$ cat design.v
module flappy_core(
	input clk,
	input resetn,
	input go,
	input stop,
	input jump,
	input [1:0] sw,
	output [7:0] x,
	output [6:0] y,
	output [2:0] colour,
	output [7:0] HEX0,
	output [7:0] HEX1,
	output [7:0] HEX2,
	output [7:0] HEX3,
	output [14:0] LEDR
	);
	 wire [27:0] score;
	 wire [3:0] score_thousands;
	 wire [3:0] score_hundreds;
	 wire [3:0] score_tens;
	 wire [3:0] score_ones;
    wire [1112:0] draw;
    wire [27:0] rate;
	 wire [15:0] counter;
    wire start, move, lose;
    control c(
	.clk(clk),
	.go(go),
	.stop(stop),
   .start(start),
	.resetn(resetn),
	.move(move),
	.lose(lose)
	);
    datapath d(
	.clk(clk),
	.start(start),
	.move(move),
	.jump(jump),
	.rate(rate),
	.resetn(resetn),
	.draw(draw),
	.LEDR(LEDR[14:0]),
	.score(score),
	.lose(lose)
	);
    display d0(
	.floor(draw),
	.clk(clk),
	.resetn(resetn),
	.x(x),
	.y(y),
	.colour(colour),
	.counter(counter)
	);
	difficultySwitch diffSw(
		.sel(sw),
		.rate(rate)
	);
	bcd b0(
		.number(score[13:0]),
		.thousands(score_thousands),
		.hundreds(score_hundreds),
		.tens(score_tens),
		.ones(score_ones)
	);
	hex_display h0(
		.IN(score_ones),
		.OUT(HEX0)
	);
	hex_display h1(
		.IN(score_tens),
		.OUT(HEX1)
	);
	hex_display h2(
		.IN(score_hundreds),
		.OUT(HEX2)
	);
	 hex_display h3(
		.IN(score_thousands),
		.OUT(HEX3)
	);
endmodule
module difficultySwitch(
	input [1:0] sel,
	output reg [27:0] rate
	);
	always @(*) begin
		case(sel)
			2'b00: rate = 28'd150;  
			2'b01: rate = 28'd100;  
			2'b10: rate = 28'd80;   
			2'b11: rate = 28'd1500;  
		endcase
	end
endmodule
module control(
	input clk,
	input go,
	input stop,
	input resetn,
	input lose,
	output reg start,
	output reg move
	);
	reg [5:0] cur, next;
	localparam S_READY = 5'd0,
		  S_READY_WAIT = 5'd1,
		  S_MOVE  = 5'd2,
		  S_STOP  = 5'd3;
	always@(*)
	begin: state_table
		case (cur)
			S_READY: next = go ? S_READY_WAIT : S_READY;
			S_READY_WAIT: next = S_MOVE;
			S_MOVE: next = stop ? S_STOP : (lose ? S_READY : S_MOVE);
			S_STOP: next = S_READY;
			default: next = S_READY;
		endcase
	end
	always @(*)
	begin: enable_signals
		start = 1'b0;
		move = 1'b0;
		case (cur) 
			S_READY: begin 
				start = 1'b1;
			end
			S_MOVE: begin 
				move = 1'b1;
			end
			default: begin
			end
		endcase	
	end
	always@(posedge clk) 
	begin: state_FFs
		if (!resetn)
			cur <= S_READY;
		else 
			cur <= next;
	end
endmodule
module datapath (
    input clk,
    input start,
    input move,
    input jump,
	 input [27:0] rate,	
	input resetn,
	output [14:0] LEDR,
	output reg [27:0] score,
	output reg [1112:0] draw,
	output reg lose
    );
    reg [27:0] count;
	 reg [2:0] count2;
	reg [1112:0] obstacles;
    reg [6:0] height;
	reg [4:0] start_falling;
    reg going_up;
	 parameter gap = 7'b0000000;
	 parameter big_gap = {12{gap}};
    always@(posedge clk) begin
		if (!resetn) begin
			count <= rate;
			count2 <= 2'd3;
        	height <= 7'd40;
			going_up <= 1'b1;
			lose <= 1'b0;
			draw <= 1112'b0;
			obstacles[1105:0] <= {7'd35, big_gap, 7'd40, big_gap, 7'd20, big_gap, 7'd30, big_gap, 7'd45, big_gap, 7'd25, big_gap, 7'd35, big_gap, 7'd10};
			score <= 13'b0;
			start_falling <= 5'b0;
		end
        else if (start) begin
        	count <= rate;
        	height <= 7'd40;
         draw <= 1112'b0;
			obstacles[1105:0] <= {7'd35, big_gap, 7'd40, big_gap, 7'd20, big_gap, 7'd30, big_gap, 7'd45, big_gap, 7'd25, big_gap, 7'd35, big_gap, 7'd10};
			going_up <= 1'b1;
			score <= 13'b0;
			lose <= 1'b0;
			count2 <= 2'd3;
        end
		else begin
            if (count == 28'b0) begin
                count <= rate;
				score = score + 1;
				if (count2 == 1'b0) begin
					draw = draw << 7;
					draw[6:0] = obstacles[1105:1099];
					obstacles[1105:0] = {obstacles[1098:0], obstacles[1105:1099]};
					count2 = 2'd3;
				end else
					count2 = count2 - 1;
				if (height == 7'd0) 
					lose <= 1'b1;
				if (height == 7'd80) 
					lose <= 1'b1;
				if (draw[1105:1099] != 7'b0 && (height < draw[1105:1099] || height > draw[1105:1099] + 7'd24))
					lose <= 1'b1;
				if (jump) begin
					start_falling = 5'b1111;
					going_up = 1'b1;			
					end
				else if (start_falling > 0)
					start_falling = start_falling - 1;
				else 
					going_up = 1'b0;
				if (going_up)
					height = height + 1;
				else
					height = height -1;
				draw[1112:1106] = height;
				end
            else
				count <= count - 1;
        end
    end
    assign LEDR[5:0] = 6'b0;
    assign LEDR[7] = 1'b0;
    assign LEDR[6] = going_up;
    assign LEDR[14:8] = height;
endmodule
module display (
    input [1112:0] floor,
    input clk,
	 input resetn,
    output reg [7:0] x,
    output reg [6:0] y,
    output reg [2:0] colour,
	 output reg [15:0] counter
    );
   reg [7:0] x_init;
   reg [8:0] y_init;
	reg [8:0] runner_count;
	reg [6:0] runner_height;
	reg [1112:0] local_draw;
	reg [7:0] y_pixel;
	reg [7:0] pipe_height;  
	reg [8:0] count;
    always@(posedge clk) begin
		if (!resetn) begin
			x_init <= 8'd2;
			y_init <= 9'd84;		
			counter <= 15'b0;
			local_draw <= floor;
			count <= 8'd0;			
		end
		else begin
			if (counter < 15'd12800) begin
				if (counter < 15'd160) begin
					if (counter < 15'd80) 
						x <= 8'd0;
					else 
						x <= 8'd1;
					runner_count = counter % 80;
					y = y_init - runner_count;
					runner_height = floor[1112:1106];
					if (runner_count == 7'd0)
						colour = 3'b011;
					else if (runner_count < runner_height || runner_count > runner_height + 3)
						colour = 3'b011;
					else 
						colour = 3'b100;
				end 
				else begin
					count = (counter-160) % 320;
					if (count < 80)
						x <= x_init;
					else if (count < 160)
						x <= x_init + 1;
					else if (count < 240)
						x <= x_init + 2;
					else if (count < 320)
						x <= x_init + 3;
					y_pixel = count % 80;
					y <= y_init - y_pixel;
					pipe_height = local_draw[1105:1099];
					if (y_pixel < pipe_height || y_pixel > pipe_height + 7'd24)
						colour = 3'b110;
					else 
						colour = 3'b011;
					if (pipe_height == 7'd0) 
						colour = 3'b011;
					if (count == 15'd319) begin
						x_init <= x_init + 4;
						local_draw <= local_draw << 7;
					end
				end
				counter = counter + 1;
			end
			else begin 
				x_init <= 8'd2;
				y_init <= 9'd84;
				counter <= 15'b0;
				local_draw <= floor;
				count <= 8'd0;
			end
		end
	end
endmodule
module hex_display(IN, OUT);
    input [3:0] IN;
	output reg [7:0] OUT;
	always @(*)
	begin
	case(IN[3:0])
		4'b0000: OUT = 7'b1000000;
		4'b0001: OUT = 7'b1111001;
		4'b0010: OUT = 7'b0100100;
		4'b0011: OUT = 7'b0110000;
		4'b0100: OUT = 7'b0011001;
		4'b0101: OUT = 7'b0010010;
		4'b0110: OUT = 7'b0000010;
		4'b0111: OUT = 7'b1111000;
		4'b1000: OUT = 7'b0000000;
		4'b1001: OUT = 7'b0011000;
		4'b1010: OUT = 7'b0001000;
		4'b1011: OUT = 7'b0000011;
		4'b1100: OUT = 7'b1000110;
		4'b1101: OUT = 7'b0100001;
		4'b1110: OUT = 7'b0000110;
		4'b1111: OUT = 7'b0001110;
		default: OUT = 7'b0111111;
	endcase
	end
endmodule
module bcd(number, thousands, hundreds, tens, ones);
   input  [13:0] number;
   output reg [3:0] thousands;
   output reg [3:0] hundreds;
   output reg [3:0] tens;
   output reg [3:0] ones;
   reg [29:0] shift;
   integer i;
   always @(number)
   begin
      shift[29:14] = 0;
      shift[13:0]  = number;
      for (i=0; i<14; i=i+1) begin
         if (shift[17:14] >= 5)
            shift[17:14] = shift[17:14] + 3;
         if (shift[21:18] >= 5)
            shift[21:18] = shift[21:18] + 3;
         if (shift[25:22] >= 5)
            shift[25:22] = shift[25:22] + 3;
		if (shift[29:26] >= 5)
			shift[29:26] = shift[29:26] + 3;
         shift = shift << 1;
      end
	  thousands = shift[29:26];
      hundreds  = shift[25:22];
      tens      = shift[21:18];
      ones      = shift[17:14];
   end
endmodule
$ cat run.sh
#!/bin/bash
# the make line also repeats each setting of config.mk as NAME=value (left out here)
make -C /OpenROAD-flow-scripts/flow DESIGN_CONFIG=/design/flow/config.mk WORK_HOME=/design/flow/orfs CLKGATE_MAP_FILE= finish
$ cat constraint.sdc
create_clock -name core_clock -period 17.0 [get_ports {clk}]
set_input_delay 3.4000 -clock core_clock [delete_from_list [all_inputs] [get_ports {clk}]]
set_output_delay 3.4000 -clock core_clock [all_outputs]
set_load 0.01 [all_outputs]
$ cat config.mk
export PLATFORM = sky130hd
export DESIGN_NAME = flappy_core
export DESIGN_NICKNAME = flappy_core
export VERILOG_FILES = /design/flow/design.v
export SDC_FILE = /design/flow/constraint.sdc
export NUM_CORES = 4
export LEC_CHECK = 0
export ABC_AREA = 1
export CAP_MARGIN = 0
export CELL_PAD_IN_SITES_DETAIL_PLACEMENT = 2
export CELL_PAD_IN_SITES_GLOBAL_PLACEMENT = 1
export CORE_ASPECT_RATIO = 0.73
export CORE_MARGIN = 9
export CORE_UTILIZATION = 27
export GPL_ROUTABILITY_DRIVEN = 1
export HOLD_SLACK_MARGIN = 0.3
export MAX_ROUTING_LAYER = met4
export PLACE_DENSITY_LB_ADDON = 0.23
export SETUP_SLACK_MARGIN = 0.92
export SLEW_MARGIN = 5
export TNS_END_PERCENT = 30
==> reports/results.ini, run 1 <==
[status]
outcome=no timing/DRC/antenna violations

[worst_setup_path]
endpoint=HEX0[3]
rr_endpoint=d0.local_draw[0]$_DFFE_PP_
cp_data_required_time_ps=13600
crit_path_frequent_cell=inv_1
critPathSlowestCell=clkdlybuf4s50_1
crit_buf_inv=17
slowest_delay_ps=580
crit-reg2reg-launch=d0.counter[5]$_SDFF_PN0_
cp-end-kind=output pin
crit_start=d.score[11]$_SDFFE_PP0P_
path_max_fanout=6
crit_arrival_ps=11730
reg2reg_slack_ps=8140
cp.depth=71
path_delay_family=simple AND/OR/NAND/NOR gates
start_kind=register
r2r.worst_path.cells=47
crit_type=reg -> out

[floorplanning]
rows=219
chipWidth_microns=837.7
die_y_microns=616.4
fp.coreArea_sq_um=488000
num_io_pins=72
initCoreUtil=0.2714
die-area_sq_um=516400

[job]
cap_violations=0
tool_warnings=130

[logic_synthesis]
edf_count=1124
syn-cell-area_sq_um=132400
ys_sh_xor=0.004988
post-synth-top-area-fraction=0.3467
synthMuxAreaShare=0.0001512
synth_cells=15910
ys.flops=3418
synth-adder-area-share=0.01290
yosysChipArea_sq_um=132400
synth_seq_share=0.6016
synthArstFlopShare=0
synthTopCellsByCount=nand2_1, dfxtp_1, a21oi_1, edfxtp_1, clkbuf_1
yosysTopAreaCell=dfxtp_1
ff_type=dfxtp_1
synth.cellmix.compoundShare=0.09830
avgSynthCellArea_sq_um=8.324
synth-simple-area-share=0.2425
ys_warn_count=6
synth_top_cell_by_count=nand2_1
ys_cells=15910
netlist-cell-type-count=60
yosys-top-cells-area=dfxtp_1, edfxtp_1, nand2_1
topCombFamilyByArea=simple AND/OR/NAND/NOR gates

[timing]
timing.slew.headroom=0.1647
finalSetupTns_ps=0
fmax_ghz=0.06610
rsz0062_at_grt=true
tightest_slew_ps=1253
slew_viol_final=0
hold_violations=0
finalClockSkew_ps=62.88
finalCritPeriodShare=0.8900
period_minus_slack_ps=15130
finalSetupViolCount=0

[power_and_ir_drop]
powerComb_w=0.000750
powerDensity_nw_per_um2=116.0
p_sw_w=0.004072
internal_power_w=0.01347
p_sw_frac=0.2322
power_leader=registers
powerClk_w=0.00820
ir_drop_mv=0.08939
pg_seq_w=0.00859
power_frac_comb=0.043
seqPwrFrac=0.490
power_frac_clock=0.468
power.leakage_nw=55.06

[detailed_routing]
dr.pass1.iters=4
drtIter0Drc=4538
ant_nets=0
viasPerCell=4.523
vias=100900
wl_per_cell_microns=14.75
drc=0
wl_microns=329000

[min_path]
hold-path-cell-count=1
hp-start=d.count[0]$_SDFF_PP0_
hold_end=d.count[0]$_SDFF_PP0_
min_path_type=reg -> reg

[global_route]
grt_overflow=0
grt_pass1_wl_microns=560600
grt_max_degree=223
grtUsageTotal=0.1279
grt_pass1_vias=108400
antenna_found_initial=3

[clocking]
htreeDepth=5
cts_tree=done
clockRootBuffer=clkbuf_16
clkLatencyLatePin_ps=980
cts_buffers=371
cts.clk_slew.worst_paths_ps=70
cts.sink_count=3418
cts_buffer_depth=4

[final_layout]
fin_nets=15620
final_util=0.3098
num-fill-cells=54910
area_growth_pct=14.15

[placed_design]
port_buffers=60
gp_congestion=0.7040
dpl.hpwl_microns=174100

## metal layers
layer / routed length, microns / global-route usage / vias up
met5: 0 / - / -
met4: 6308 / 0.02621 / 0
li1: - / - / 50100
met3: 8038 / 0.01670 / 447
met2: 149000 / 0.2078 / 549
met1: 165700 / 0.1708 / 49830
## final cells by class
| class | instances | area, sq um | area share |
|---|---|---|---|
| repair buffers | 188 | 1842 | 0.01218 |
| clock buffers | 555 | 10770 | 0.07124 |
| inverters | 371 | 1415 | 0.009360 |
| flip-flops and latches | 3418 | 79680 | 0.5270 |
| multi-input cells | 11130 | 47870 | 0.3166 |
| well taps | 6519 | 8157 | 0.05395 |
| clock inverters | 130 | 1454 | 0.009617 |
| diodes | 1 | 2.502 | 0.00001655 |
## stage by stage
stage / hold WS [ps] / cell area [sq um] / total power (W) / setup WS, ps / std cells
5_1_grt: 432.5 / 151200 / 0.01834 / 646.6 / 22310
4_1_cts: 421.3 / 151000 / 0.01793 / 938.8 / 22310
3_3_place_gp: 400.3 / 138600 / 0.009518 / 2114 / 21620
3_5_place_dp: 411.4 / 138600 / 0.009541 / 1371 / 21620
6_report: 415.2 / 151200 / 0.01754 / 1871 / 22310
2_1_floorplan: 392.5 / 132500 / 0.009334 / 3744 / 15930
## what timing repair did
item,4_1_cts,5_1_grt
pin swaps,2,11
hold buffers,0,0
resized,11,35
setup endpoints to repair,21,28
buffers inserted,3,7
==> run 2: changes to the inputs <==
ABC_AREA = unset   (was 1)
CAP_MARGIN = 30   (was 0)
CELL_PAD_IN_SITES_DETAIL_PLACEMENT = 1   (was 2)
CELL_PAD_IN_SITES_GLOBAL_PLACEMENT = 0   (was 1)
CORE_ASPECT_RATIO = 0.66   (was 0.73)
CORE_MARGIN = 8   (was 9)
CORE_UTILIZATION = 45   (was 27)
CTS_CLUSTER_DIAMETER = 20   (was unset)
GPL_ROUTABILITY_DRIVEN = unset   (was 1)
GPL_TIMING_DRIVEN = 0   (was unset)
HOLD_SLACK_MARGIN = -0.02   (was 0.3)
MIN_ROUTING_LAYER = met2   (was unset)
PLACE_DENSITY = 0.6   (was unset)
PLACE_DENSITY_LB_ADDON = unset   (was 0.23)
SETUP_SLACK_MARGIN = 5.0   (was 0.92)
SLEW_MARGIN = 30   (was 5)
TNS_END_PERCENT = unset   (was 30)
clock period = 20.4 ns   (was 17.0 ns; I/O delays follow)
==> reports/results.ini, run 2 <==
[logic_synthesis]
netlist-cell-type-count=116  ; was 60
synthTopCellsByCount=nand2_1, dfxtp_1, a21oi_1, edfxtp_1, clkbuf_1  ; unchanged
synth_cells=15750  ; was 15910
synthArstFlopShare=0  ; unchanged
yosysChipArea_sq_um=133600  ; was 132400 sq um
ys.flops=3418  ; unchanged
yosysTopAreaCell=dfxtp_1  ; unchanged
ys_cells=15750  ; was 15910
ff_type=dfxtp_1  ; unchanged
syn-cell-area_sq_um=133600  ; was 132400 sq um
synth.cellmix.compoundShare=0.1034  ; was 0.09830
synth-simple-area-share=0.2388  ; was 0.2425
synth_seq_share=0.5965  ; was 0.6016
synth_top_cell_by_count=nand2_1  ; unchanged
post-synth-top-area-fraction=0.3438  ; was 0.3467
synth-adder-area-share=0.01288  ; was 0.01290
synthMuxAreaShare=0.006922  ; was 0.0001512
topCombFamilyByArea=simple AND/OR/NAND/NOR gates  ; unchanged
yosys-top-cells-area=dfxtp_1, edfxtp_1, nand2_1  ; unchanged
ys_sh_xor=0.008046  ; was 0.004988
edf_count=1124  ; unchanged
ys_warn_count=6  ; unchanged
avgSynthCellArea_sq_um=8.479  ; was 8.324 sq um

[placed_design]
place_area_sq_um=140300  ; was 138600 sq um
dpl.hpwl_microns=234700  ; was 174100 microns
gp_congestion=0.8522  ; was 0.7040
port_buffers=60  ; unchanged

[clocking]
cts_buffers=888  ; was 371
clockRootBuffer=clkbuf_16  ; unchanged
cts.sink_count=3418  ; unchanged
cts_buffer_depth=4  ; unchanged
htreeDepth=6  ; was 5

[floorplanning]
fp.coreArea_sq_um=295300  ; was 488000 sq um
initCoreUtil=0.4523  ; was 0.2714
num_io_pins=72  ; unchanged
chipWidth_microns=686.7  ; was 837.7 microns
rows=162  ; was 219
die-area_sq_um=314900  ; was 516400 sq um
die_y_microns=458.6  ; was 616.4 microns

[status]
error_line=[ERROR GRT-0232] Routing congestion too high. Check the congestion heatmap in the GUI.
stop_stage=5_1_grt
outcome=aborted with a tool error  ; was no timing/DRC/antenna violations

[global_route]
grtUsageTotal=0.4831
grt_overflow=18

-- run 2: timing repair --
item	4_1_cts
resized	315
buffers inserted	121
endpoints found under the setup margin	28
pin swaps	98
hold buffers	0
-- run 2: metal layers --
layer | GRT overflow | global-route usage
met5 | - | -
met2 | 4 | 0.5374
met1 | - | -
met3 | 9 | 0.5909
met4 | 5 | 0.1926
-- run 2: metrics by stage --
step	setup WS, ps	cells
2_1_floorplan	3799	15770
3_3_place_gp	52.65	19760
3_5_place_dp	936.7	19800
4_1_cts	2711	21600
==> run 3: changes to the inputs <==
CAP_MARGIN = 40   (was 30)
CELL_PAD_IN_SITES_DETAIL_PLACEMENT = 2   (was 1)
CELL_PAD_IN_SITES_GLOBAL_PLACEMENT = unset   (was 0)
CORE_ASPECT_RATIO = unset   (was 0.66)
CORE_MARGIN = 2   (was 8)
CORE_UTILIZATION = 54   (was 45)
CTS_CLUSTER_DIAMETER = 43   (was 20)
CTS_CLUSTER_SIZE = 24   (was unset)
GPL_TIMING_DRIVEN = unset   (was 0)
HOLD_SLACK_MARGIN = unset   (was -0.02)
MIN_ROUTING_LAYER = unset   (was met2)
PLACE_DENSITY = unset   (was 0.6)
PLACE_DENSITY_LB_ADDON = 0.17   (was unset)
SETUP_SLACK_MARGIN = -0.51   (was 5.0)
SLEW_MARGIN = 20   (was 30)
clock period = 20.0 ns   (was 20.4 ns; I/O delays follow)
==> reports/results.ini, run 3 <==
[logic_synthesis]
synthArstFlopShare=0  ; unchanged
synthMuxAreaShare=0.006922  ; unchanged
yosys-top-cells-area=dfxtp_1, edfxtp_1, nand2_1  ; unchanged
ff_type=dfxtp_1  ; unchanged
ys_cells=15750  ; unchanged
ys.flops=3418  ; unchanged
avgSynthCellArea_sq_um=8.479  ; unchanged
edf_count=1124  ; unchanged
synth.cellmix.compoundShare=0.1034  ; unchanged
yosysChipArea_sq_um=133600  ; unchanged
synth_top_cell_by_count=nand2_1  ; unchanged
post-synth-top-area-fraction=0.3438  ; unchanged
topCombFamilyByArea=simple AND/OR/NAND/NOR gates  ; unchanged
synth-simple-area-share=0.2388  ; unchanged
synthTopCellsByCount=nand2_1, dfxtp_1, a21oi_1, edfxtp_1, clkbuf_1  ; unchanged
synth_cells=15750  ; unchanged
syn-cell-area_sq_um=133600  ; unchanged
yosysTopAreaCell=dfxtp_1  ; unchanged
ys_sh_xor=0.008046  ; unchanged
ys_warn_count=6  ; unchanged
synth_seq_share=0.5965  ; unchanged
netlist-cell-type-count=116  ; unchanged
synth-adder-area-share=0.01288  ; unchanged

[floorplanning]
num_io_pins=72  ; unchanged
fp.coreArea_sq_um=245900  ; was 295300 sq um
initCoreUtil=0.5432  ; was 0.4523
chipWidth_microns=501.4  ; was 686.7 microns
rows=182  ; was 162
die-area_sq_um=251400  ; was 314900 sq um
die_y_microns=501.4  ; was 458.6 microns

[status]
error_line=[ERROR DPL-0033] detailed placement checks failed during check placement.  ; was [ERROR GRT-0232] Routing congestion too high. Check the congestion heatmap in the GUI.
stop_stage=3_5_place_dp  ; was 5_1_grt
outcome=aborted with a tool error  ; unchanged

[placed_design]
gp_congestion=0.7865  ; was 0.8522
port_buffers=60  ; unchanged

run 3: metrics by stage:
step,total power (W),std cells
3_3_place_gp,0.007685,18140
2_1_floorplan,0.007663,15770
==> run 4: changes to the inputs <==
ABC_AREA = 1   (was unset)
CAP_MARGIN = 5   (was 40)
CELL_PAD_IN_SITES_DETAIL_PLACEMENT = unset   (was 2)
CORE_UTILIZATION = 16   (was 54)
CTS_CLUSTER_DIAMETER = unset   (was 43)
CTS_CLUSTER_SIZE = unset   (was 24)
MAX_ROUTING_LAYER = met5   (was met4)
PLACE_DENSITY = 0.78   (was unset)
PLACE_DENSITY_LB_ADDON = unset   (was 0.17)
SETUP_SLACK_MARGIN = unset   (was -0.51)
SLEW_MARGIN = 30   (was 20)
TNS_END_PERCENT = 80   (was unset)
clock period = 21.8 ns   (was 20.0 ns; I/O delays follow)
==> reports/results.ini, run 4 <==
[logic_synthesis]
synthMuxAreaShare=0.0001512  ; was 0.006922
synth-adder-area-share=0.01290  ; was 0.01288
synth_top_cell_by_count=nand2_1  ; unchanged
ys_warn_count=6  ; unchanged
yosys-top-cells-area=dfxtp_1, edfxtp_1, nand2_1  ; unchanged
post-synth-top-area-fraction=0.3467  ; was 0.3438
synth.cellmix.compoundShare=0.09830  ; was 0.1034
yosysChipArea_sq_um=132400  ; was 133600 sq um
synth-simple-area-share=0.2425  ; was 0.2388
synthTopCellsByCount=nand2_1, dfxtp_1, a21oi_1, edfxtp_1, clkbuf_1  ; unchanged
topCombFamilyByArea=simple AND/OR/NAND/NOR gates  ; unchanged
avgSynthCellArea_sq_um=8.324  ; was 8.479 sq um
yosysTopAreaCell=dfxtp_1  ; unchanged
syn-cell-area_sq_um=132400  ; was 133600 sq um
ys.flops=3418  ; unchanged
synth_seq_share=0.6016  ; was 0.5965
ys_cells=15910  ; was 15750
synthArstFlopShare=0  ; unchanged
ys_sh_xor=0.004988  ; was 0.008046
ff_type=dfxtp_1  ; unchanged
synth_cells=15910  ; was 15750
netlist-cell-type-count=60  ; was 116
edf_count=1124  ; unchanged

[global_route]
grt_max_degree=250
grt_overflow=0
grt_pass1_wl_microns=430400
grt_pass1_vias=90740
antenna_found_initial=7
grtUsageTotal=0.05734

[detailed_routing]
drtIter0Drc=7624
drc=0
ant_nets=0
wl_microns=252800
vias=96270
viasPerCell=3.613
wl_per_cell_microns=9.487
dr.pass1.iters=7

[floorplanning]
chipWidth_microns=913.8  ; was 501.4 microns
rows=334  ; was 182
initCoreUtil=0.1603  ; was 0.5432
num_io_pins=72  ; unchanged
die_y_microns=913.8  ; was 501.4 microns
die-area_sq_um=835100  ; was 251400 sq um
fp.coreArea_sq_um=826200  ; was 245900 sq um

[timing]
slew_viol_final=0
finalSetupViolCount=0
rsz0062_at_grt=false
fmax_ghz=0.05974
period_minus_slack_ps=16740
timing.slew.headroom=0.2650
hold_violations=0
finalCritPeriodShare=0.7679
finalSetupTns_ps=0
tightest_slew_ps=1102
finalClockSkew_ps=103.9

[power_and_ir_drop]
internal_power_w=0.01018
power_leader=registers
power.leakage_nw=54.43
pg_seq_w=0.00670
powerDensity_nw_per_um2=84.04
powerClk_w=0.00582
powerComb_w=0.000552
seqPwrFrac=0.512
p_sw_frac=0.2213
power_frac_comb=0.042
power_frac_clock=0.445
p_sw_w=0.002892
ir_drop_mv=0.06554

[clocking]
htreeDepth=5
cts_buffer_depth=4
cts_buffers=341
post_cts_buffers=0
clockRootBuffer=clkbuf_16
hold_buffers=0
cts_tree=done
cts.sink_count=3418
ctsResizeCount=0
clkLatencyLatePin_ps=970
cts.clk_slew.worst_paths_ps=60

[worst_setup_path]
crit_path_frequent_cell=inv_1
critPathSlowestCell=clkdlybuf4s50_1
endpoint=HEX2[3]
cp-end-kind=output pin
rr_endpoint=d0.local_draw[582]$_DFFE_PP_
start_kind=register
path_max_fanout=6
cp_data_required_time_ps=17440
crit_start=d.score[11]$_SDFFE_PP0P_
crit_arrival_ps=12380
reg2reg_slack_ps=12830
path_delay_family=adder cells
crit_buf_inv=23
crit-reg2reg-launch=d0.counter[5]$_SDFF_PN0_
cp.depth=72
slowest_delay_ps=550
r2r.worst_path.cells=49
crit_type=reg -> out

[final_layout]
fin_nets=15580
area_growth_pct=17.42
final_util=0.1882
design_area_sq_um=155500

[job]
tool_warnings=161
cap_violations=0

[status]
outcome=no timing/DRC/antenna violations  ; was aborted with a tool error

[placed_design]
port_buffers=60  ; unchanged
place_area_sq_um=144000
gp_congestion=0.7355  ; was 0.7865
dpl.hpwl_microns=129700

[min_path]
min_path_type=reg -> reg
hold-path-cell-count=2
hp-start=d.draw[8]$_SDFFE_PP0P_
hold_end=d.draw[15]$_SDFFE_PP0P_

-- run 4: final cells by class --
| cell class | count | area [sq um] |
|---|---|---|
| Clock buffer | 509 | 10070 |
| Clock inverter | 122 | 1162 |
| Fill cell | 90690 | 670700 |
| Sequential cell | 3418 | 79680 |
| Timing Repair Buffer | 170 | 1883 |
| Antenna cell | 2 | 5.005 |
| Inverter | 371 | 1415 |
| Tap cell | 10920 | 13660 |
| Multi-Input combinational cell | 11130 | 47650 |
-- run 4: metrics by stage --
| stage | power, W | hold WS, ps | setup WS, ps | instances |
|---|---|---|---|---|
| finish | 0.01307 | 408.2 | 5060 | 26640 |
| CTS | 0.01324 | 408.1 | 4884 | 26630 |
| global route | 0.01355 | 433.0 | 3659 | 26640 |
| floorplan | 0.007302 | 392.5 | 2315 | 15930 |
| detailed placement | 0.007380 | 405.2 | 5955 | 26000 |
| global placement | 0.007371 | 404.5 | 6235 | 26000 |
-- run 4: layer usage --
layer	vias to the layer above	GRT usage	share of wire
li1	49970	-	-
met1	44510	0.07501	0.48
met2	1440	0.09839	0.45
met3	347	0.008995	0.043
met4	0	0.01480	0.020
met5	-	0	0
==> run 5: changes to the inputs <==
CAP_MARGIN = 20   (was 5)
CORE_ASPECT_RATIO = 1.29   (was unset)
CORE_UTILIZATION = 29   (was 16)
GPL_ROUTABILITY_DRIVEN = 0   (was unset)
GPL_TIMING_DRIVEN = 0   (was unset)
MIN_ROUTING_LAYER = met2   (was unset)
PLACE_DENSITY = unset   (was 0.78)
SETUP_SLACK_MARGIN = 5.0   (was unset)
SLEW_MARGIN = 20   (was 30)
TNS_END_PERCENT = unset   (was 80)
clock period = 28.2 ns   (was 21.8 ns; I/O delays follow)
==> reports/results.ini, run 5 <==
[status]
outcome=no timing/DRC/antenna violations  ; unchanged

[worst_setup_path]
slowest_delay_ps=600  ; was 550 ps
crit_start=d.score[11]$_SDFFE_PP0P_  ; unchanged
crit-reg2reg-launch=d0.counter[5]$_SDFF_PN0_  ; unchanged
start_kind=register  ; unchanged
reg2reg_slack_ps=19140  ; was 12830 ps
r2r.worst_path.cells=53  ; was 49
rr_endpoint=d0.local_draw[422]$_DFFE_PP_  ; was d0.local_draw[582]$_DFFE_PP_
crit_arrival_ps=12940  ; was 12380 ps
path_delay_family=simple AND/OR/NAND/NOR gates  ; was adder cells
path_max_fanout=5  ; was 6
crit_type=reg -> out  ; unchanged
critPathSlowestCell=clkdlybuf4s50_1  ; unchanged
crit_buf_inv=18  ; was 23
cp.depth=73  ; was 72
endpoint=HEX3[5]  ; was HEX2[3]
cp-end-kind=output pin  ; unchanged
cp_data_required_time_ps=22560  ; was 17440 ps

[timing]
whs_ps=396.1  ; was 408.2 ps
hold_violations=0  ; unchanged
fmax_ghz=0.05383
finalCritPeriodShare=0.6588  ; was 0.7679
finalSetupViolCount=0  ; unchanged
timing.slew.headroom=0.2858  ; was 0.2650
finalClockSkew_ps=90.26  ; was 103.9 ps
period_minus_slack_ps=18580
finalSetupTns_ps=0  ; unchanged
slew_viol_final=0  ; unchanged
rsz0062_at_grt=false  ; unchanged
tightest_slew_ps=1071  ; was 1102 ps

[logic_synthesis]
ff_type=dfxtp_1  ; unchanged
ys_sh_xor=0.004988  ; unchanged
synthArstFlopShare=0  ; unchanged
synth_seq_share=0.6016  ; unchanged
ys_warn_count=6  ; unchanged
synth-simple-area-share=0.2425  ; unchanged
synthTopCellsByCount=nand2_1, dfxtp_1, a21oi_1, edfxtp_1, clkbuf_1  ; unchanged
edf_count=1124  ; unchanged
synthMuxAreaShare=0.0001512  ; unchanged
netlist-cell-type-count=60  ; unchanged
synth.cellmix.compoundShare=0.09830  ; unchanged
yosysTopAreaCell=dfxtp_1  ; unchanged
ys_cells=15910  ; unchanged
ys.flops=3418  ; unchanged
avgSynthCellArea_sq_um=8.324  ; unchanged
topCombFamilyByArea=simple AND/OR/NAND/NOR gates  ; unchanged
synth_top_cell_by_count=nand2_1  ; unchanged
yosys-top-cells-area=dfxtp_1, edfxtp_1, nand2_1  ; unchanged
synth_cells=15910  ; unchanged
post-synth-top-area-fraction=0.3467  ; unchanged
yosysChipArea_sq_um=132400  ; unchanged
synth-adder-area-share=0.01290  ; unchanged
syn-cell-area_sq_um=132400  ; unchanged

[power_and_ir_drop]
power_w=0.01053  ; was 0.01307 W
power_frac_clock=0.464  ; was 0.445
power_frac_comb=0.044  ; was 0.042
pg_seq_w=0.00518  ; was 0.00670 W
p_sw_w=0.002442  ; was 0.002892 W
ir_drop_mv=0.05010  ; was 0.06554 mV
internal_power_w=0.008089  ; was 0.01018 W
power_leader=registers  ; unchanged
seqPwrFrac=0.492  ; was 0.512
powerDensity_nw_per_um2=68.63  ; was 84.04 nW/um^2
power.leakage_nw=55.68  ; was 54.43 nW
p_sw_frac=0.2319  ; was 0.2213
powerClk_w=0.00489  ; was 0.00582 W
powerComb_w=0.000466  ; was 0.000552 W

[floorplanning]
initCoreUtil=0.2916  ; was 0.1603
chipWidth_microns=599.0  ; was 913.8 microns
fp.coreArea_sq_um=454300  ; was 826200 sq um
die_y_microns=771.6  ; was 913.8 microns
die-area_sq_um=462200  ; was 835100 sq um
rows=281  ; was 334
num_io_pins=72  ; unchanged

[min_path]
min_path_type=reg -> reg  ; unchanged
hold-path-cell-count=2  ; unchanged
hp-start=d.obstacles[671]$_SDFFE_PP0P_  ; was d.draw[8]$_SDFFE_PP0P_
hold_end=d.obstacles[678]$_SDFFE_PP0P_  ; was d.draw[15]$_SDFFE_PP0P_

[clocking]
clockRootBuffer=clkbuf_16  ; unchanged
cts.sink_count=3418  ; unchanged
clkLatencyLatePin_ps=970  ; about the same
ctsResizeCount=0  ; unchanged
cts_buffers=359  ; was 341
cts_tree=done  ; unchanged
hold_buffers=0  ; unchanged
cts_buffer_depth=4  ; unchanged
post_cts_buffers=0  ; unchanged
htreeDepth=5  ; unchanged
cts.clk_slew.worst_paths_ps=60  ; about the same

[global_route]
grt_pass1_wl_microns=480200  ; was 430400 microns
grtUsageTotal=0.1850  ; was 0.05734
grt_max_degree=94  ; was 250
grt_overflow=0  ; unchanged
grt_pass1_vias=144000  ; was 90740
antenna_found_initial=0  ; was 7

[detailed_routing]
ant_nets=0  ; unchanged
wl_per_cell_microns=13.01  ; was 9.487 microns
dr.pass1.iters=9  ; was 7
drtIter0Drc=19070  ; was 7624
wl_microns=296400  ; was 252800 microns
viasPerCell=6.175  ; was 3.613
drc=0  ; unchanged
vias=140600  ; was 96270

[final_layout]
num-fill-cells=47610  ; was 90690
design_area_sq_um=153400  ; was 155500 sq um
area_growth_pct=15.85  ; was 17.42%
fin_nets=16510  ; was 15580

[placed_design]
port_buffers=60  ; unchanged
place_area_sq_um=141200  ; was 144000 sq um
dpl.hpwl_microns=192700  ; was 129700 microns

[job]
tool_warnings=79  ; was 161
cap_violations=0  ; unchanged

-- run 5: cell type report --
cell class | count | area (sq um) | share of cell area
well taps | 6084 | 7612 | 0.04961
clock buffers | 527 | 10460 | 0.06818
plain buffers | 1006 | 3856 | 0.02513
repair buffers | 79 | 1074 | 0.006996
multi-input cells | 11130 | 47630 | 0.3104
clock inverters | 145 | 1699 | 0.01107
diodes | 15 | 37.54 | 0.0002446
inverters | 371 | 1393 | 0.009076
flip-flops and latches | 3418 | 79680 | 0.5193
-- run 5: through the flow --
step             util  worst slack [ps]  instances
5_1_grt        0.3377              8218      22760
6_report       0.3378              9623      22780
4_1_cts        0.3377              9275      22760
3_5_place_dp   0.3109             10340      22090
2_1_floorplan       -              7435      15930
3_3_place_gp   0.3098             -3655      22070
-- run 5: per-layer routing --
| metal | up-vias | track usage | part of all wire |
|---|---|---|---|
| li1 | 51670 | - | - |
| met1 | 51700 | - | 0 |
| met2 | 35070 | 0.2405 | 0.56 |
| met3 | 2188 | 0.2285 | 0.37 |
| met4 | 13 | 0.03001 | 0.061 |
| met5 | - | 0.008850 | 0.0012 |
==> run 6: changes to the inputs <==
CELL_PAD_IN_SITES_DETAIL_PLACEMENT = 0   (was unset)
CELL_PAD_IN_SITES_GLOBAL_PLACEMENT = 2   (was unset)
CORE_ASPECT_RATIO = 0.61   (was 1.29)
CORE_MARGIN = 10   (was 2)
CORE_UTILIZATION = 27   (was 29)
CTS_CLUSTER_DIAMETER = 378   (was unset)
GPL_TIMING_DRIVEN = unset   (was 0)
MIN_ROUTING_LAYER = met1   (was met2)
PLACE_DENSITY_LB_ADDON = 0.18   (was unset)
SETUP_SLACK_MARGIN = 2.55   (was 5.0)
clock period = 15.4 ns   (was 28.2 ns; I/O delays follow)
==> reports/results.ini, run 6 <==
[status]
outcome=no timing/DRC/antenna violations  ; unchanged

[detailed_routing]
drc=0  ; unchanged
wl_microns=317400  ; was 296400 microns
wl_per_cell_microns=14.17  ; was 13.01 microns
dr.pass1.iters=5  ; was 9
drtIter0Drc=5461  ; was 19070
viasPerCell=4.303  ; was 6.175
vias=96330  ; was 140600
ant_nets=0  ; unchanged

[job]
cap_violations=0  ; unchanged
tool_warnings=130  ; was 79

[min_path]
hold_end=d.count[0]$_SDFF_PP0_  ; was d.obstacles[678]$_SDFFE_PP0P_
hp-start=d.count[0]$_SDFF_PP0_  ; was d.obstacles[671]$_SDFFE_PP0P_
hold-path-cell-count=1  ; was 2
min_path_type=reg -> reg  ; unchanged

[global_route]
grt_pass1_wl_microns=526200  ; was 480200 microns
grt_pass1_vias=94850  ; was 144000
antenna_found_initial=4  ; was 0
grtUsageTotal=0.1181  ; was 0.1850
grt_overflow=0  ; unchanged
grt_max_degree=190  ; was 94

[placed_design]
port_buffers=60  ; unchanged
place_ws_ps=577.4  ; was 10340 ps
dpl.hpwl_microns=156400  ; was 192700 microns

[logic_synthesis]
synth-adder-area-share=0.01290  ; unchanged
ys_sh_xor=0.004988  ; unchanged
netlist-cell-type-count=60  ; unchanged
synthMuxAreaShare=0.0001512  ; unchanged
yosys-top-cells-area=dfxtp_1, edfxtp_1, nand2_1  ; unchanged
post-synth-top-area-fraction=0.3467  ; unchanged
edf_count=1124  ; unchanged
ff_type=dfxtp_1  ; unchanged
ys_warn_count=6  ; unchanged
topCombFamilyByArea=simple AND/OR/NAND/NOR gates  ; unchanged
synth_seq_share=0.6016  ; unchanged
yosysChipArea_sq_um=132400  ; unchanged
ys_cells=15910  ; unchanged
ys.flops=3418  ; unchanged
synthArstFlopShare=0  ; unchanged
yosysTopAreaCell=dfxtp_1  ; unchanged
synthTopCellsByCount=nand2_1, dfxtp_1, a21oi_1, edfxtp_1, clkbuf_1  ; unchanged
synth.cellmix.compoundShare=0.09830  ; unchanged
syn-cell-area_sq_um=132400  ; unchanged
synth_cells=15910  ; unchanged
avgSynthCellArea_sq_um=8.324  ; unchanged
synth-simple-area-share=0.2425  ; unchanged
synth_top_cell_by_count=nand2_1  ; unchanged

[worst_setup_path]
path_max_fanout=4  ; was 5
r2r.worst_path.cells=44  ; was 53
crit_start=d.score[11]$_SDFFE_PP0P_  ; unchanged
endpoint=HEX2[3]  ; was HEX3[5]
crit_path_frequent_cell=inv_2
start_kind=register  ; unchanged
critPathSlowestCell=dfxtp_4  ; was clkdlybuf4s50_1
crit_arrival_ps=10040  ; was 12940 ps
cp_data_required_time_ps=12320  ; was 22560 ps
crit_type=reg -> out  ; unchanged
reg2reg_slack_ps=7070  ; was 19140 ps
crit-reg2reg-launch=d0.counter[5]$_SDFF_PN0_  ; unchanged
cp.depth=75  ; was 73
path_delay_family=adder cells  ; was simple AND/OR/NAND/NOR gates
crit_buf_inv=26  ; was 18
rr_endpoint=d0.local_draw[2]$_DFFE_PP_  ; was d0.local_draw[422]$_DFFE_PP_
cp-end-kind=output pin  ; unchanged
slowest_delay_ps=360  ; was 600 ps

[final_layout]
regArea_sq_um=79680  ; about the same
num-fill-cells=51670  ; was 47610
fin_nets=15770  ; was 16510
logic_area_sq_um=49250  ; was 47630 sq um
final_util=0.3144  ; was 0.3378
area_growth_pct=15.77  ; was 15.85%

[power_and_ir_drop]
power_leader=registers  ; unchanged
seqPwrFrac=0.495  ; was 0.492
powerDensity_nw_per_um2=124.9  ; was 68.63 nW/um^2
p_sw_frac=0.2330  ; was 0.2319
powerComb_w=0.000848  ; was 0.000466 W
ir_drop_mv=0.07990  ; was 0.05010 mV
powerClk_w=0.00883  ; was 0.00489 W
power_frac_clock=0.461  ; was 0.464
power.leakage_nw=55.74  ; was 55.68 nW
pg_seq_w=0.00948  ; was 0.00518 W
power_frac_comb=0.044  ; about the same
internal_power_w=0.01469  ; was 0.008089 W
p_sw_w=0.004464  ; was 0.002442 W

[clocking]
cts.clk_slew.worst_paths_ps=60  ; about the same
cts_buffer_depth=4  ; unchanged
cts.sink_count=3418  ; unchanged
cts_buffers=362  ; was 359
hold_buffers=0  ; unchanged
htreeDepth=5  ; unchanged
cts_tree=done  ; unchanged
clockRootBuffer=clkbuf_16  ; unchanged
clkLatencyLatePin_ps=970  ; about the same

[timing]
finalCritPeriodShare=0.8518  ; was 0.6588
finalClockSkew_ps=37.87  ; was 90.26 ps
hold_violations=0  ; unchanged
rsz0062_at_grt=true  ; was false
worst_slack_ps=2282  ; was 9623 ps
period_minus_slack_ps=13120
finalSetupViolCount=0  ; unchanged
timing.slew.headroom=0.3182  ; was 0.2858
slew_viol_final=0  ; unchanged
tightest_slew_ps=1023  ; was 1071 ps
fmax_ghz=0.07623
finalSetupTns_ps=0  ; unchanged

[floorplanning]
rows=200  ; was 281
die-area_sq_um=519800  ; was 462200 sq um
die_y_microns=567.0  ; was 771.6 microns
num_io_pins=72  ; unchanged
initCoreUtil=0.2716  ; was 0.2916
chipWidth_microns=916.7  ; was 599.0 microns
fp.coreArea_sq_um=487700  ; was 454300 sq um

## run 6: area by class of cell
class                           instances  share of cell area
Sequential cell                      3418              0.5197
Multi-Input combinational cell      11130              0.3212
Clock buffer                          548             0.06951
Tap cell                             6464             0.05275
Timing Repair Buffer                  343             0.01981
Inverter                              371            0.009621
Clock inverter                        114            0.007410
Antenna cell                            1          0.00001632
## run 6: per-layer routing
layer | vias to the layer above | global-route usage | share of wire
met5 | - | 0 | 0
met4 | 0 | 0.02763 | 0.021
li1 | 50520 | - | -
met2 | 718 | 0.1714 | 0.40
met3 | 427 | 0.01627 | 0.029
met1 | 44670 | 0.1825 | 0.55
## run 6: metrics by stage
step / std cells / power [W] / hold WS, ps / cell area, sq um
floorplan: 15930 / 0.01030 / 392.5 / 132500
global placement: 21570 / 0.01056 / 399.5 / 138600
detailed placement: 21570 / 0.01054 / 415.9 / 138600
CTS: 22350 / 0.01960 / 427.7 / 152500
global route: 22390 / 0.02004 / 452.3 / 153300
finish: 22390 / 0.01916 / 427.2 / 153300
## run 6: timing repair
item | CTS | global route
pin swaps | 139 | 76
gates resized | 451 | 101
endpoints found under the setup margin | 28 | 28
buffers inserted | 120 | 41
hold endpoints to repair | 0 | 0
==> run 7: changes to the inputs <==
CAP_MARGIN = 0   (was 20)
CELL_PAD_IN_SITES_DETAIL_PLACEMENT = unset   (was 0)
CELL_PAD_IN_SITES_GLOBAL_PLACEMENT = 1   (was 2)
CORE_ASPECT_RATIO = 0.73   (was 0.61)
CORE_MARGIN = 9   (was 10)
CTS_CLUSTER_DIAMETER = unset   (was 378)
GPL_ROUTABILITY_DRIVEN = 1   (was 0)
HOLD_SLACK_MARGIN = 0.3   (was unset)
MAX_ROUTING_LAYER = met4   (was met5)
MIN_ROUTING_LAYER = unset   (was met1)
PLACE_DENSITY_LB_ADDON = 0.23   (was 0.18)
SETUP_SLACK_MARGIN = 0.92   (was 2.55)
SLEW_MARGIN = 5   (was 20)
clock period = 17.0 ns   (was 15.4 ns; I/O delays follow)
==> reports/results.ini, run 7 <==
[floorplanning]
die-area_sq_um=516400  ; was 519800 sq um
chipWidth_microns=837.7  ; was 916.7 microns
fp.coreArea_sq_um=488000  ; was 487700 sq um
rows=219  ; was 200
die_y_microns=616.4  ; was 567.0 microns
initCoreUtil=0.2714  ; was 0.2716
num_io_pins=72  ; unchanged

[worst_setup_path]
crit-reg2reg-launch=d0.counter[5]$_SDFF_PN0_  ; unchanged
cp_data_required_time_ps=13600  ; was 12320 ps
cp-end-kind=output pin  ; unchanged
crit_type=reg -> out  ; unchanged
cp.depth=74  ; was 75
start_kind=register  ; unchanged
crit_arrival_ps=11530  ; was 10040 ps
reg2reg_slack_ps=8350  ; was 7070 ps
path_delay_family=adder cells  ; unchanged
crit_start=d.score[12]$_SDFFE_PP0P_  ; was d.score[11]$_SDFFE_PP0P_
critPathSlowestCell=clkdlybuf4s50_1  ; was dfxtp_4
crit_buf_inv=22  ; was 26
path_max_fanout=6  ; was 4
endpoint=HEX1[1]  ; was HEX2[3]
r2r.worst_path.cells=47  ; was 44
rr_endpoint=d0.local_draw[12]$_DFFE_PP_  ; was d0.local_draw[2]$_DFFE_PP_
slowest_delay_ps=540  ; was 360 ps
crit_path_frequent_cell=inv_1  ; was inv_2

[logic_synthesis]
avgSynthCellArea_sq_um=8.324  ; unchanged
synth_seq_share=0.6016  ; unchanged
synth_top_cell_by_count=nand2_1  ; unchanged
syn-cell-area_sq_um=132400  ; unchanged
ys_cells=15910  ; unchanged
edf_count=1124  ; unchanged
ys_warn_count=6  ; unchanged
ys.flops=3418  ; unchanged
synth-simple-area-share=0.2425  ; unchanged
synth-adder-area-share=0.01290  ; unchanged
synth_cells=15910  ; unchanged
synth.cellmix.compoundShare=0.09830  ; unchanged
synthArstFlopShare=0  ; unchanged
yosysChipArea_sq_um=132400  ; unchanged
synthTopCellsByCount=nand2_1, dfxtp_1, a21oi_1, edfxtp_1, clkbuf_1  ; unchanged
yosys-top-cells-area=dfxtp_1, edfxtp_1, nand2_1  ; unchanged
yosysTopAreaCell=dfxtp_1  ; unchanged
synthMuxAreaShare=0.0001512  ; unchanged
ff_type=dfxtp_1  ; unchanged
post-synth-top-area-fraction=0.3467  ; unchanged
ys_sh_xor=0.004988  ; unchanged
netlist-cell-type-count=60  ; unchanged
topCombFamilyByArea=simple AND/OR/NAND/NOR gates  ; unchanged

[clocking]
cts_buffers=372  ; was 362
cts.clk_slew.worst_paths_ps=60  ; about the same
htreeDepth=5  ; unchanged
cts.sink_count=3418  ; unchanged
cts_buffer_depth=4  ; unchanged
hold_buffers=0  ; unchanged
clockRootBuffer=clkbuf_16  ; unchanged
cts_tree=done  ; unchanged
clkLatencyLatePin_ps=970  ; about the same

[timing]
whs_ps=415.0  ; was 427.2 ps
hold_violations=0  ; unchanged
finalSetupViolCount=0  ; unchanged
worst_slack_ps=2070  ; was 2282 ps
finalClockSkew_ps=40.39  ; was 37.87 ps
finalCritPeriodShare=0.8782  ; was 0.8518
period_minus_slack_ps=14930
rsz0062_at_grt=false  ; was true
tightest_slew_ps=1185  ; was 1023 ps
finalSetupTns_ps=0  ; unchanged
fmax_ghz=0.06698
timing.slew.headroom=0.2102  ; was 0.3182
slew_viol_final=0  ; unchanged

[global_route]
grt_pass1_vias=93860  ; was 94850
grtUsageTotal=0.1127  ; was 0.1181
grt_max_degree=223  ; was 190
grt_pass1_wl_microns=494300  ; was 526200 microns
antenna_found_initial=2  ; was 4
grt_overflow=0  ; unchanged

[final_layout]
fin_nets=15620  ; was 15770
final_util=0.3096  ; was 0.3144
area_growth_pct=14.09  ; was 15.77%

[detailed_routing]
wl_per_cell_microns=13.22  ; was 14.17 microns
viasPerCell=4.314  ; was 4.303
drc=0  ; unchanged
ant_nets=0  ; unchanged
drtIter0Drc=5136  ; was 5461
dr.pass1.iters=5  ; unchanged
wl_microns=294900  ; was 317400 microns
vias=96270  ; was 96330

[power_and_ir_drop]
ir_drop_mv=0.08299  ; was 0.07990 mV
power_frac_clock=0.467  ; was 0.461
pg_seq_w=0.00859  ; was 0.00948 W
p_sw_w=0.003987  ; was 0.004464 W
p_sw_frac=0.2280  ; was 0.2330
seqPwrFrac=0.491  ; was 0.495
powerComb_w=0.000734  ; was 0.000848 W
powerClk_w=0.00816  ; was 0.00883 W
power_leader=registers  ; unchanged
internal_power_w=0.01350  ; was 0.01469 W
power.leakage_nw=55.02  ; was 55.74 nW
power_frac_comb=0.042  ; was 0.044
powerDensity_nw_per_um2=115.7  ; was 124.9 nW/um^2

[min_path]
hold_end=d.count[0]$_SDFF_PP0_  ; unchanged
hp-start=d.count[0]$_SDFF_PP0_  ; unchanged
hold-path-cell-count=1  ; unchanged
min_path_type=reg -> reg  ; unchanged

[placed_design]
place_ws_ps=1915  ; was 577.4 ps
gp_congestion=0.7040
dpl.hpwl_microns=143000  ; was 156400 microns
port_buffers=60  ; unchanged

[job]
cap_violations=0  ; unchanged
tool_warnings=153  ; was 130

[status]
outcome=no timing/DRC/antenna violations  ; unchanged

==> run 7: routing by layer <==
layer  share of wire  global-route usage  up-vias
met5               0                   -        -
met4           0.022             0.02659        0
met3           0.029             0.01588      457
met2            0.42              0.1702      720
met1            0.53              0.1591    44930
li1                -                   -    50160
==> run 7: repair_timing <==
| item | CTS | global route |
|---|---|---|
| hold endpoints to repair | 0 | 0 |
| buffers inserted | 0 | 6 |
| setup endpoints to repair | 2 | 27 |
| pin swaps | 0 | 8 |
| resized | 3 | 27 |
==> run 7: cell type report <==
cell class	instances	area [sq um]
Sequential cell	3418	79680
Inverter	371	1415
Clock inverter	100	998.5
Antenna cell	2	5.005
Multi-Input combinational cell	11130	47810
Timing Repair Buffer	184	1807
Fill cell	52250	336900
Tap cell	6519	8157
Clock buffer	588	11240
==> run 7: metrics by stage <==
step           cell area, sq um  instances  power [W]
3_5_place_dp             138600      21620   0.009518
6_report                 151100      22310    0.01748
3_3_place_gp             138600      21620   0.009518
2_1_floorplan            132500      15930   0.009334
4_1_cts                  150900      22310    0.01787
5_1_grt                  151100      22310    0.01825
==> run 8: changes to the inputs <==
ABC_AREA = unset   (was 1)
CAP_MARGIN = 20   (was 0)
CELL_PAD_IN_SITES_GLOBAL_PLACEMENT = unset   (was 1)
CORE_ASPECT_RATIO = unset   (was 0.73)
CORE_MARGIN = 2   (was 9)
CORE_UTILIZATION = 45   (was 27)
GPL_ROUTABILITY_DRIVEN = unset   (was 1)
HOLD_SLACK_MARGIN = unset   (was 0.3)
MAX_ROUTING_LAYER = unset   (was met4)
PLACE_DENSITY = 0.6   (was unset)
PLACE_DENSITY_LB_ADDON = unset   (was 0.23)
SETUP_SLACK_MARGIN = 3.11   (was 0.92)
SLEW_MARGIN = 20   (was 5)
clock period = 19.1 ns   (was 17.0 ns; I/O delays follow)
==> reports/results.ini, run 8 <==
[status]
outcome=no timing/DRC/antenna violations  ; unchanged

[power_and_ir_drop]
power_w=0.01483  ; was 0.01748 W
internal_power_w=0.01170  ; was 0.01350 W
power.leakage_nw=54.94  ; was 55.02 nW
powerClk_w=0.00694  ; was 0.00816 W
power_frac_comb=0.018  ; was 0.042
p_sw_frac=0.2113  ; was 0.2280
pg_seq_w=0.00763  ; was 0.00859 W
power_leader=registers  ; unchanged
ir_drop_mv=0.06677  ; was 0.08299 mV
powerDensity_nw_per_um2=98.41  ; was 115.7 nW/um^2
seqPwrFrac=0.514  ; was 0.491
powerComb_w=0.000265  ; was 0.000734 W
power_frac_clock=0.468  ; was 0.467
p_sw_w=0.003134  ; was 0.003987 W

[detailed_routing]
viasPerCell=4.970  ; was 4.314
drtIter0Drc=6719  ; was 5136
wl_per_cell_microns=13.17  ; was 13.22 microns
wl_microns=258800  ; was 294900 microns
dr.pass1.iters=7  ; was 5
vias=97650  ; was 96270
ant_nets=0  ; unchanged
drc=0  ; unchanged

[timing]
finalSetupTns_ps=0  ; unchanged
hold_violations=0  ; unchanged
period_minus_slack_ps=16850
finalSetupViolCount=0  ; unchanged
finalClockSkew_ps=40.55  ; was 40.39 ps
finalCritPeriodShare=0.8823  ; was 0.8782
timing.slew.headroom=0.2378  ; was 0.2102
rsz0062_at_grt=true  ; was false
fmax_ghz=0.05934
tightest_slew_ps=1143  ; was 1185 ps
slew_viol_final=0  ; unchanged

[job]
tool_warnings=138  ; was 153
cap_violations=0  ; unchanged

[logic_synthesis]
netlist-cell-type-count=116  ; was 60
ys_warn_count=6  ; unchanged
avgSynthCellArea_sq_um=8.479  ; was 8.324 sq um
synth_cells=15750  ; was 15910
post-synth-top-area-fraction=0.3438  ; was 0.3467
edf_count=1124  ; unchanged
ff_type=dfxtp_1  ; unchanged
topCombFamilyByArea=simple AND/OR/NAND/NOR gates  ; unchanged
yosysChipArea_sq_um=133600  ; was 132400 sq um
yosysTopAreaCell=dfxtp_1  ; unchanged
ys_sh_xor=0.008046  ; was 0.004988
synth-adder-area-share=0.01288  ; was 0.01290
synthMuxAreaShare=0.006922  ; was 0.0001512
yosys-top-cells-area=dfxtp_1, edfxtp_1, nand2_1  ; unchanged
ys_cells=15750  ; was 15910
synthTopCellsByCount=nand2_1, dfxtp_1, a21oi_1, edfxtp_1, clkbuf_1  ; unchanged
synthArstFlopShare=0  ; unchanged
synth_seq_share=0.5965  ; was 0.6016
synth.cellmix.compoundShare=0.1034  ; was 0.09830
synth-simple-area-share=0.2388  ; was 0.2425
ys.flops=3418  ; unchanged
synth_top_cell_by_count=nand2_1  ; unchanged
syn-cell-area_sq_um=133600  ; was 132400 sq um

[final_layout]
final_util=0.5091  ; was 0.3096
area_growth_pct=12.83  ; was 14.09%
num-fill-cells=28260  ; was 52250
regArea_sq_um=79680  ; about the same
logic_area_sq_um=50990  ; was 47810 sq um
fin_nets=15550  ; was 15620

[placed_design]
dpl.hpwl_microns=130000  ; was 143000 microns
gp_congestion=0.7452  ; was 0.7040
port_buffers=60  ; unchanged

[clocking]
cts.sink_count=3418  ; unchanged
cts.clk_slew.worst_paths_ps=60  ; about the same
htreeDepth=5  ; unchanged
clockRootBuffer=clkbuf_16  ; unchanged
cts_tree=done  ; unchanged
clkLatencyLatePin_ps=920  ; was 970 ps
cts_buffers=357  ; was 372
cts_buffer_depth=4  ; unchanged

[worst_setup_path]
r2r.worst_path.cells=18  ; was 47
endpoint=HEX2[3]  ; was HEX1[1]
crit_buf_inv=11  ; was 22
crit_type=reg -> out  ; unchanged
rr_endpoint=d0.local_draw[465]$_DFFE_PP_  ; was d0.local_draw[12]$_DFFE_PP_
crit_path_frequent_cell=ha_4  ; was inv_1
path_delay_family=simple AND/OR/NAND/NOR gates  ; was adder cells
cp.depth=72  ; was 74
crit-reg2reg-launch=d0.counter[5]$_SDFF_PN0_  ; unchanged
critPathSlowestCell=or4_4  ; was clkdlybuf4s50_1
crit_arrival_ps=13030  ; was 11530 ps
slowest_delay_ps=440  ; was 540 ps
cp_data_required_time_ps=15280  ; was 13600 ps
path_max_fanout=5  ; was 6
start_kind=register  ; unchanged
cp-end-kind=output pin  ; unchanged
crit_start=d.score[12]$_SDFFE_PP0P_  ; unchanged
reg2reg_slack_ps=10370  ; was 8350 ps

[min_path]
hp-start=c.cur[3]$_DFF_P_  ; was d.count[0]$_SDFF_PP0_
hold_end=c.cur[0]$_DFF_P_  ; was d.count[0]$_SDFF_PP0_
hold-path-cell-count=1  ; unchanged
min_path_type=reg -> reg  ; unchanged

[global_route]
antenna_found_initial=2  ; unchanged
grt_pass1_wl_microns=444900  ; was 494300 microns
grt_max_degree=219  ; was 223
grtUsageTotal=0.1671  ; was 0.1127
grt_pass1_vias=93570  ; was 93860
grt_overflow=0  ; unchanged

[floorplanning]
die-area_sq_um=301200  ; was 516400 sq um
die_y_microns=548.8  ; was 616.4 microns
initCoreUtil=0.4512  ; was 0.2714
chipWidth_microns=548.8  ; was 837.7 microns
num_io_pins=72  ; unchanged
fp.coreArea_sq_um=296000  ; was 488000 sq um
rows=200  ; was 219

==> run 8: metrics by stage <==
step | hold slack (ps) | setup slack (ps) | instance area, sq um | std cells
6_report | 419.8 | 2249 | 150700 | 19650
4_1_cts | 424.1 | 2036 | 150200 | 19610
3_5_place_dp | 417.7 | 349.4 | 136500 | 18830
2_1_floorplan | 394.7 | 2759 | 133900 | 15770
3_3_place_gp | 407.9 | 388.6 | 136500 | 18830
5_1_grt | 451.3 | 1572 | 150700 | 19650
==> run 8: cell type report <==
type | instances | share of cell area
clock buffers | 522 | 0.06874
clock inverters | 138 | 0.01004
diodes | 1 | 0.00001660
multi-input cells | 11190 | 0.3383
inverters | 111 | 0.002930
well taps | 3939 | 0.03270
flip-flops and latches | 3418 | 0.5287
repair buffers | 330 | 0.01859
==> run 8: routing by layer <==
| metal | GRT usage | up-vias | routed length [microns] |
|---|---|---|---|
| met5 | 0 | - | 0 |
| met4 | 0.04053 | 0 | 5215 |
| met3 | 0.02217 | 409 | 7498 |
| met2 | 0.2879 | 843 | 120300 |
| met1 | 0.2217 | 45920 | 125800 |
| li1 | - | 50480 | - |
==> run 8: timing repair <==
action / 4_1_cts / 5_1_grt
hold buffers: 0 / 0
endpoints found under the setup margin: 28 / 28
resized: 297 / 72
gates cloned: 0 / 0
pin swaps: 88 / 69
setup buffers: 121 / 37
==> run 9: changes to the inputs <==
SETUP_SLACK_MARGIN = unset   (was 3.11)
clock period = 15.4 ns   (was 19.1 ns; I/O delays follow)
==> reports/results.ini, run 9 <==
[power_and_ir_drop]
powerComb_w=0.000331  ; was 0.000265 W
internal_power_w=0.01454  ; was 0.01170 W
power_frac_clock=0.469  ; was 0.468
pg_seq_w=0.00946  ; was 0.00763 W
power.leakage_nw=55.64  ; was 54.94 nW
power_w=0.01843  ; was 0.01483 W
p_sw_w=0.003881  ; was 0.003134 W
ir_drop_mv=0.08671  ; was 0.06677 mV
power_leader=registers  ; unchanged
power_frac_comb=0.018  ; about the same
powerDensity_nw_per_um2=121.3  ; was 98.41 nW/um^2
p_sw_frac=0.2106  ; was 0.2113
seqPwrFrac=0.513  ; was 0.514
powerClk_w=0.00864  ; was 0.00694 W

[logic_synthesis]
synth-simple-area-share=0.2388  ; unchanged
synth-adder-area-share=0.01288  ; unchanged
synth_seq_share=0.5965  ; unchanged
synthMuxAreaShare=0.006922  ; unchanged
netlist-cell-type-count=116  ; unchanged
avgSynthCellArea_sq_um=8.479  ; unchanged
yosysTopAreaCell=dfxtp_1  ; unchanged
synth_top_cell_by_count=nand2_1  ; unchanged
synth_cells=15750  ; unchanged
topCombFamilyByArea=simple AND/OR/NAND/NOR gates  ; unchanged
ff_type=dfxtp_1  ; unchanged
syn-cell-area_sq_um=133600  ; unchanged
synthTopCellsByCount=nand2_1, dfxtp_1, a21oi_1, edfxtp_1, clkbuf_1  ; unchanged
synthArstFlopShare=0  ; unchanged
ys_warn_count=6  ; unchanged
edf_count=1124  ; unchanged
yosys-top-cells-area=dfxtp_1, edfxtp_1, nand2_1  ; unchanged
ys_cells=15750  ; unchanged
yosysChipArea_sq_um=133600  ; unchanged
post-synth-top-area-fraction=0.3438  ; unchanged
ys_sh_xor=0.008046  ; unchanged
ys.flops=3418  ; unchanged
synth.cellmix.compoundShare=0.1034  ; unchanged

[worst_setup_path]
r2r.worst_path.cells=18  ; unchanged
path_delay_family=simple AND/OR/NAND/NOR gates  ; unchanged
endpoint=HEX2[3]  ; unchanged
cp.depth=73  ; was 72
path_max_fanout=4  ; was 5
crit_path_frequent_cell=ha_4  ; unchanged
crit_buf_inv=13  ; was 11
start_kind=register  ; unchanged
rr_endpoint=d0.local_draw[561]$_DFFE_PP_  ; was d0.local_draw[465]$_DFFE_PP_
crit_start=d.score[11]$_SDFFE_PP0P_  ; was d.score[12]$_SDFFE_PP0P_
critPathSlowestCell=or4_4  ; unchanged
crit-reg2reg-launch=d0.counter[5]$_SDFF_PN0_  ; unchanged
cp-end-kind=output pin  ; unchanged
cp_data_required_time_ps=12320  ; was 15280 ps
crit_arrival_ps=12660  ; was 13030 ps
reg2reg_slack_ps=6940  ; was 10370 ps
crit_type=reg -> out  ; unchanged
slowest_delay_ps=500  ; was 440 ps

[timing]
worst_slack_ps=-340.0  ; was 2249 ps
timing.slew.headroom=0.2442  ; was 0.2378
finalCritPeriodShare=1.022  ; was 0.8823
tightest_slew_ps=1134  ; was 1143 ps
finalSetupViolCount=15  ; was 0
finalClockSkew_ps=62.80  ; was 40.55 ps
hold_violations=0  ; unchanged
slew_viol_final=0  ; unchanged
period_minus_slack_ps=15740
fmax_ghz=0.06353
rsz0062_at_grt=true  ; unchanged

[detailed_routing]
ant_nets=0  ; unchanged
drc=0  ; unchanged
dr.pass1.iters=5  ; was 7
drtIter0Drc=6661  ; was 6719
wl_per_cell_microns=13.04  ; was 13.17 microns
vias=97970  ; was 97650
wl_microns=258100  ; was 258800 microns
viasPerCell=4.950  ; was 4.970

[floorplanning]
num_io_pins=72  ; unchanged
die_y_microns=548.8  ; unchanged
rows=200  ; unchanged
chipWidth_microns=548.8  ; unchanged
die-area_sq_um=301200  ; unchanged
fp.coreArea_sq_um=296000  ; unchanged
initCoreUtil=0.4512  ; unchanged

[global_route]
gr-usage-met2=0.2859  ; was 0.2879
grt_overflow=0  ; unchanged
grt_max_degree=228  ; was 219
grt_pass1_vias=93850  ; was 93570
use_met1=0.2235  ; was 0.2217
antenna_found_initial=2  ; unchanged
grtUsageMet3=0.02045  ; was 0.02217
grtUsageTotal=0.1672  ; was 0.1671
grt_pass1_wl_microns=445100  ; was 444900 microns
top_usage_layer=met2  ; unchanged

[clocking]
cts.clk_slew.worst_paths_ps=60  ; about the same
clkLatencyLatePin_ps=940  ; was 920 ps
cts.sink_count=3418  ; unchanged
cts_buffer_depth=4  ; unchanged
clockRootBuffer=clkbuf_16  ; unchanged
cts_buffers=361  ; was 357
htreeDepth=5  ; unchanged
cts_tree=done  ; unchanged

[min_path]
hold_end=d.obstacles[974]$_SDFFE_PP0P_  ; was c.cur[0]$_DFF_P_
min_path_type=reg -> reg  ; unchanged
hp-start=d.obstacles[967]$_SDFFE_PP0P_  ; was c.cur[3]$_DFF_P_
hold-path-cell-count=2  ; was 1

[final_layout]
design_area_sq_um=151900  ; was 150700 sq um
final_util=0.5130  ; was 0.5091
fin_nets=15690  ; was 15550
area_growth_pct=13.68  ; was 12.83%

[placed_design]
place_area_sq_um=137900  ; was 136500 sq um
port_buffers=60  ; unchanged
gp_congestion=0.7750  ; was 0.7452
dpl.hpwl_microns=130700  ; was 130000 microns

[job]
tool_warnings=141  ; was 138
cap_violations=0  ; unchanged

[status]
violations=setup timing
outcome=complete, but fails checks  ; was no timing/DRC/antenna violations

==> run 9: repair_timing <==
item                                    in CTS  in global routing
endpoints found under the setup margin      28                 28
pin swaps                                   96                 55
setup buffers                               80                 37
hold buffers                                 0                  0
hold endpoints to repair                     0                  0
resized                                    254                111
cloned                                       0                  0
==> run 9: area by class of cell <==
class                           instances  area [sq um]
Clock inverter                        125          1374
Sequential cell                      3418         79680
Inverter                              111         446.7
Clock buffer                          546         10610
Multi-Input combinational cell      11190         50920
Tap cell                             3939          4928
Antenna cell                            1         2.502
Fill cell                           28070        144200
Timing Repair Buffer                  463          3905
==> run 9: metal layers <==
layer | up-vias | wire length [microns]
li1 | 50740 | -
met1 | 45900 | 125700
met2 | 945 | 119200
met3 | 389 | 7559
met4 | 0 | 5699
met5 | - | 0
==> run 9: metrics by stage <==
stage | setup TNS (ps) | hold WS (ps) | cells | setup slack [ps]
2_1_floorplan | 0 | 394.7 | 15770 | 2.873
3_3_place_gp | -2931 | 404.4 | 19000 | -268.6
3_5_place_dp | -4327 | 420.6 | 19000 | -318.0
4_1_cts | -6516 | 411.0 | 19750 | -541.1
5_1_grt | -19120 | 446.5 | 19790 | -1017
6_report | -3476 | 422.6 | 19790 | -340.0
Power figures rest on the tool's default switching activity, not on a simulated workload.
